## money_clicker
module money_clicker(clk, rst, key_data, key_valid, tick, money, asset, HEX0, HEX1, HEX2, HEX3, HEX4, HEX5);
	input clk;
	input rst;
	input [7:0] key_data;
	input key_valid;
	input tick;
	output [39:0] money;
	output [7:0] asset;
	output [6:0] HEX0, HEX1, HEX2, HEX3, HEX4, HEX5;
	wire [3:0] Millions;
	wire [3:0] HundredThousands;
	wire [3:0] TenThousands;
	wire [3:0] Thousands;
	wire [3:0] Hundreds;
	wire [3:0] Tens;
	wire [3:0] Ones;
	wire click, buy, upgradeClick, one, two, three, four, five, six, seven, eight;
	wire [7:0] prev_data;
	wire selection;
	binaryToBCD convert (money[39:0], Millions[3:0], HundredThousands[3:0], TenThousands[3:0], Thousands[3:0], Hundreds[3:0], Tens[3:0], Ones[3:0]);
	hexDecoder H0(Ones[3:0], HEX0);
	hexDecoder H1(Tens[3:0], HEX1);
	hexDecoder H2(Hundreds[3:0], HEX2);
	hexDecoder H3(Thousands[3:0], HEX3);
	hexDecoder H4(TenThousands[3:0], HEX4);
  ...
Size in the first run: ~3400 cells after synthesis, about 150 flip-flops, roughly 100 I/O pins, roughly 21000 um^2 of cells after synthesis.
export LEC_CHECK = 0
export ABC_AREA = 1
export CAP_MARGIN = 20
export CORE_MARGIN = 2
export CORE_UTILIZATION = 72
export CTS_CLUSTER_DIAMETER = 209
export PLACE_DENSITY_LB_ADDON = 0.08
export SETUP_SLACK_MARGIN = 5.0
export SLEW_MARGIN = 20
create_clock -name core_clock -period 18.5 [get_ports {clk}]
run.sh (not shown) runs the stock make flow with config.mk's settings and CLKGATE_MAP_FILE=.
The baseline failed in global routing (5_1_grt) with GRT-0116.
Edit:
Settings changed: ABC_AREA 1 to unset, CORE_UTILIZATION 72 to 40, CTS_CLUSTER_DIAMETER 209 to unset, PLACE_DENSITY_LB_ADDON 0.08 to unset, SETUP_SLACK_MARGIN 5.0 to unset.
Clock period 18.5 ns to 18.0 ns, I/O delays scaled along.
Result:
- The changed run finished with negative setup slack left
- die area increases by about 110%
- synthesized area went up by about 18%
- synthesized cell count rises by about 5%
Edit:
Settings changed: CORE_UTILIZATION 40 to 69, CTS_CLUSTER_SIZE set to 43, PLACE_DENSITY_LB_ADDON set to 0.06, SETUP_SLACK_MARGIN set to 3.98.
Clock period 18.0 ns to 19.7 ns, I/O delays scaled along.
The changed run did not get past global routing (5_1_grt) (GRT-0116); area after synthesis does not change; synthesized cell count does not change; die size falls by 41%.

========
build 75:
Starting RTL as in the previous note.
Settings: LEC_CHECK=0, CAP_MARGIN=20, CORE_MARGIN=2, CORE_UTILIZATION=57, SLEW_MARGIN=20; clock period 13.9 ns.
Status: build 75 FAILED at global routing (5_1_grt) (tool error)
Changes in build 66 relative to build 75:
Settings: CORE_UTILIZATION changed from 57 to 40; the clock period (ns, I/O delays scaled along) changed from 13.9 to 24.0.
==> results <==
- global routing (5_1_grt): build 75 exited with error
- Having completed the whole flow, build 66 delivered a layout that passed the timing, DRC and antenna checks.
- As of build 66, number of cells after detailed placement had fallen by more than 10% compared to build 75.
- For the worst slack after detailed placement, build 66 came in 4.45 ns higher than build 75 did.
- Of build 66 and build 75, it is build 66 that has the higher horizontal extent of the die.
- From build 75 to build 66 the numbers moved as follows: area of the placeable core up about 40%, die height went up.
- Comparing build 66 against build 75, there is no change at all in number of instances in the synthesized netlist.
### build 66 -> build 97
Settings: CTS_CLUSTER_SIZE newly set to 98; CORE_UTILIZATION changed from 40 to 72; TNS_END_PERCENT newly set to 5; ABC_AREA newly set to 1; the clock period (ns, I/O delays scaled along) changed from 24.0 to 14.1.
Results
What ended build 97 was a tool error in global routing (5_1_grt); the run never finished. In the tables for build 97 and build 66, multiplexer share of the synthesized area reads lower with build 97. Build 66 → build 97: HPWL after detailed placement fell by 2.4%, number of placed cells counting well taps now smaller, cell count after synthesis lower. Diff build 66 -> build 97 | die area | decrease of about 50%. Compared with build 66, build 97 shows final estimated routing congestion in global placement that has gone up by more than 10%. The lower simple-gate share of the synthesized area came out of build 66. [build 97] synthesized area fell about 15% relative to build 66.

========
money_clicker again, from the RTL that the note above started with.
make LEC_CHECK=0 CAP_MARGIN=35 CELL_PAD_IN_SITES_DETAIL_PLACEMENT=1 CORE_MARGIN=2 CORE_UTILIZATION=40 SLEW_MARGIN=15 finish   # period 25.0 ns
The first run finished with timing, DRC and antenna clean.
Change:
ABC_AREA = 1   (was not set)
CELL_PAD_IN_SITES_GLOBAL_PLACEMENT = 1   (was not set)
CORE_MARGIN = 4   (was 2)
CTS_CLUSTER_DIAMETER = 86   (was not set)
CTS_CLUSTER_SIZE = 82   (was not set)
GPL_ROUTABILITY_DRIVEN = 0   (was not set)
clock period = 40.5 ns   (was 25.0 ns; I/O delays follow)
Result: The new run passed the timing, DRC and antenna checks; via count shrinks by 16%; worst hold slack loses 0.033 ns; count of clock-buffer cells in the layout is unchanged; wire length shrinks by 14%; final cell count shrinks by 5.2%; utilization grows by 0.12 points; synthesized area shrinks by 15%.
Change:
ABC_AREA = not set   (was 1)
CAP_MARGIN = 20   (was 35)
CELL_PAD_IN_SITES_DETAIL_PLACEMENT = not set   (was 1)
CELL_PAD_IN_SITES_GLOBAL_PLACEMENT = not set   (was 1)
CORE_MARGIN = 2   (was 4)
CORE_UTILIZATION = 66   (was 40)
CTS_CLUSTER_DIAMETER = not set   (was 86)
CTS_CLUSTER_SIZE = not set   (was 82)
GPL_ROUTABILITY_DRIVEN = not set   (was 0)
SETUP_SLACK_MARGIN = -1.27   (was not set)
SLEW_MARGIN = 20   (was 15)
clock period = 19.3 ns   (was 40.5 ns; I/O delays follow)
The new run finished but failed the layout checks on negative setup slack.
Worst setup slack gets worse by 18 ns.
Global-route usage is higher by 14 points.
Die area is lower by 30%.
Count of clock-buffer cells in the layout is higher by 3.
Final cell count is higher by 6.8%.
Change:
ABC_AREA = 1   (was not set)
CORE_UTILIZATION = 72   (was 66)
CTS_CLUSTER_DIAMETER = 238   (was not set)
PLACE_DENSITY = 0.35   (was not set)
SETUP_SLACK_MARGIN = 5.0   (was -1.27)
clock period = 21.6 ns   (was 19.3 ns; I/O delays follow)
The new run failed in 5_1_grt, error GRT-0232; synthesized cell count is lower by a few percent; die area is lower by about a fifth; synthesized area is lower by about a fifth.

========
Starting RTL as in the previous note.
make LEC_CHECK=0 ABC_AREA=1 CAP_MARGIN=35 CELL_PAD_IN_SITES_DETAIL_PLACEMENT=0 CELL_PAD_IN_SITES_GLOBAL_PLACEMENT=1 CORE_MARGIN=5 CORE_UTILIZATION=40 CTS_CLUSTER_DIAMETER=86 CTS_CLUSTER_SIZE=82 GPL_ROUTABILITY_DRIVEN=0 SLEW_MARGIN=15 TNS_END_PERCENT=15 finish   # period 40.5 ns
Rerun with:
Settings changed: CELL_PAD_IN_SITES_DETAIL_PLACEMENT 0 to 1, GPL_ROUTABILITY_DRIVEN 0 to 1.
The new run completed with no timing, DRC or antenna violations.
Routed wire length goes up by roughly a tenth.
Non-clock buffer count does not change.
Die size stays the same.
Clock skew hardly moves.
First-iteration DRC count goes down by a quarter to a third.
Final area stays flat.
Rerun with:
Settings changed: CAP_MARGIN 35 to 20, CELL_PAD_IN_SITES_DETAIL_PLACEMENT 1 to default, CELL_PAD_IN_SITES_GLOBAL_PLACEMENT 1 to default, CORE_MARGIN 5 to 2, CORE_UTILIZATION 40 to 67, CTS_CLUSTER_DIAMETER 86 to default, CTS_CLUSTER_SIZE 82 to 96, GPL_ROUTABILITY_DRIVEN 1 to default, SLEW_MARGIN 15 to 20, TNS_END_PERCENT 15 to default.
Clock period 40.5 ns to 31.3 ns, I/O delays scaled along.
First-iteration DRC count goes up to 2.6 times its value.
Cell count came out lower by 6.9%.
Setup slack degrades by 7.1 ns.
Flip-flop count is unchanged.
Global-route usage rose by 11 points.
Final area fell by 1.4%.
Synthesized area is unchanged.
Clock-buffer cell count climbs by 1.
Wire length came out lower by 15%.
Critical path depth went up by 1.

========
v28:
Starting RTL as in the previous note.
clock: 25.0 ns
lec_check: 0
cap_margin: 20
core_margin: 2
core_utilization: 40
slew_margin: 20
v28: full flow OK, the timing, DRC and antenna checks passed
The inputs of v46 differ from those of v28 as listed below.
-- flow/config.mk --
<<< v28, line 6
export NUM_CORES = 4
export LEC_CHECK = 0
export CAP_MARGIN = 20
export CORE_MARGIN = 2
export CORE_UTILIZATION = 40
export SLEW_MARGIN = 20
>>> v46, line 6
export NUM_CORES = 4
export LEC_CHECK = 0
export ABC_AREA = 1
export CAP_MARGIN = 30
export CELL_PAD_IN_SITES_DETAIL_PLACEMENT = 2
export CELL_PAD_IN_SITES_GLOBAL_PLACEMENT = 1
export CORE_MARGIN = 5
export CORE_UTILIZATION = 41
export GPL_ROUTABILITY_DRIVEN = 1
export MIN_ROUTING_LAYER = met2
export SETUP_SLACK_MARGIN = 3.12
export SLEW_MARGIN = 40
export TNS_END_PERCENT = 55
==> results <==
The flow ended early for v46: it failed with a tool error in global routing.
Diff v28 and v46: area after synthesis lower in v46
On average size of a mapped cell: between v28 and v46, it ends up higher for v28.
Compared to v28, v46 has number of resized instances in the post-cts repair step 27 higher.
Compare v28 and v46 | core region area lower: v46
v28 → v46: simple-gate share of the synthesized area now larger, area enclosed by the die boundary now smaller, total cells reported by yosys after synthesis now smaller.
The fraction of the mapped netlist area in adder cells of v46 exceeds that of v28 by 1.6 points.
Measured against each other, v28 and v46 differ in Yosys chip area, the higher figure coming from v28.
v46 ended up with a lower number of library cell types mapped by synthesis than v28 did.
For v18, these inputs were changed with respect to v46:
==> flow/config.mk <==
export PLATFORM = sky130hd
export DESIGN_NAME = money_clicker
export DESIGN_NICKNAME = money_clicker
export VERILOG_FILES = /design/flow/design.v
export SDC_FILE = /design/flow/constraint.sdc
export NUM_CORES = 4
export LEC_CHECK = 0
export ABC_AREA = 0
export CAP_MARGIN = 20
export CELL_PAD_IN_SITES_GLOBAL_PLACEMENT = 1
export CORE_MARGIN = 2
export CORE_UTILIZATION = 33
export CTS_CLUSTER_DIAMETER = 77
export CTS_CLUSTER_SIZE = 100
export PLACE_DENSITY = 0.89
export SLEW_MARGIN = 5
export TNS_END_PERCENT = 15
==> comparison <==
v18 | stages: all done | timing, DRC, antenna: all pass
Re async set-or-reset flop fraction in the synthesized netlist: no difference whatsoever between v46 and v18.
Of the two candidates, v46 has the better chip footprint and v18 the worse one.
The multiplexer area fraction after synthesis in v18 sits 3.6 points above the value recorded for v46.
Re final HPWL from detailed placement: v46 and v18 aren't equal, and the higher value belongs to v46.
v18: placed instance count about 10% above v46
Relative to v46, the sequential-to-total area share from yosys stat of v18 is lower by 2.2 points.
From v46 to v18 the numbers moved as follows: combined area of all synthesized cells +about 18%; number of cells produced by synthesis up 180.
v18 against v46; Yosys chip area is up by more than 10%.
[compare] base=v46 new=v18: sink count of the clock tree was more or less identical.
Modified inputs, v52 compared to v18
==> flow/config.mk <==
export PLATFORM = sky130hd
export DESIGN_NAME = money_clicker
export DESIGN_NICKNAME = money_clicker
export VERILOG_FILES = /design/flow/design.v
export SDC_FILE = /design/flow/constraint.sdc
export NUM_CORES = 4
export LEC_CHECK = 0
export ABC_AREA = 1
export CAP_MARGIN = 30
export CELL_PAD_IN_SITES_DETAIL_PLACEMENT = 2
export CORE_MARGIN = 7
export CORE_UTILIZATION = 40
export GPL_ROUTABILITY_DRIVEN = 1
export MIN_ROUTING_LAYER = met2
export SETUP_SLACK_MARGIN = 3.12
export SLEW_MARGIN = 40
export TNS_END_PERCENT = 55
Results
FAIL v52 @ global routing: tool exited with error. Post-synth design cell area: v52 < v18. Synthesized cell count in v52 is 5.0% lower than in v18. v52 ends up with a post-CTS setup buffer count that is 27 higher than in v18. The chip area estimate from yosys synthesis in v18 is 1.18 times that in v52. Compared with v18, v52 shows HPWL reported at the end of detailed placement that has gone up by more than 100%.
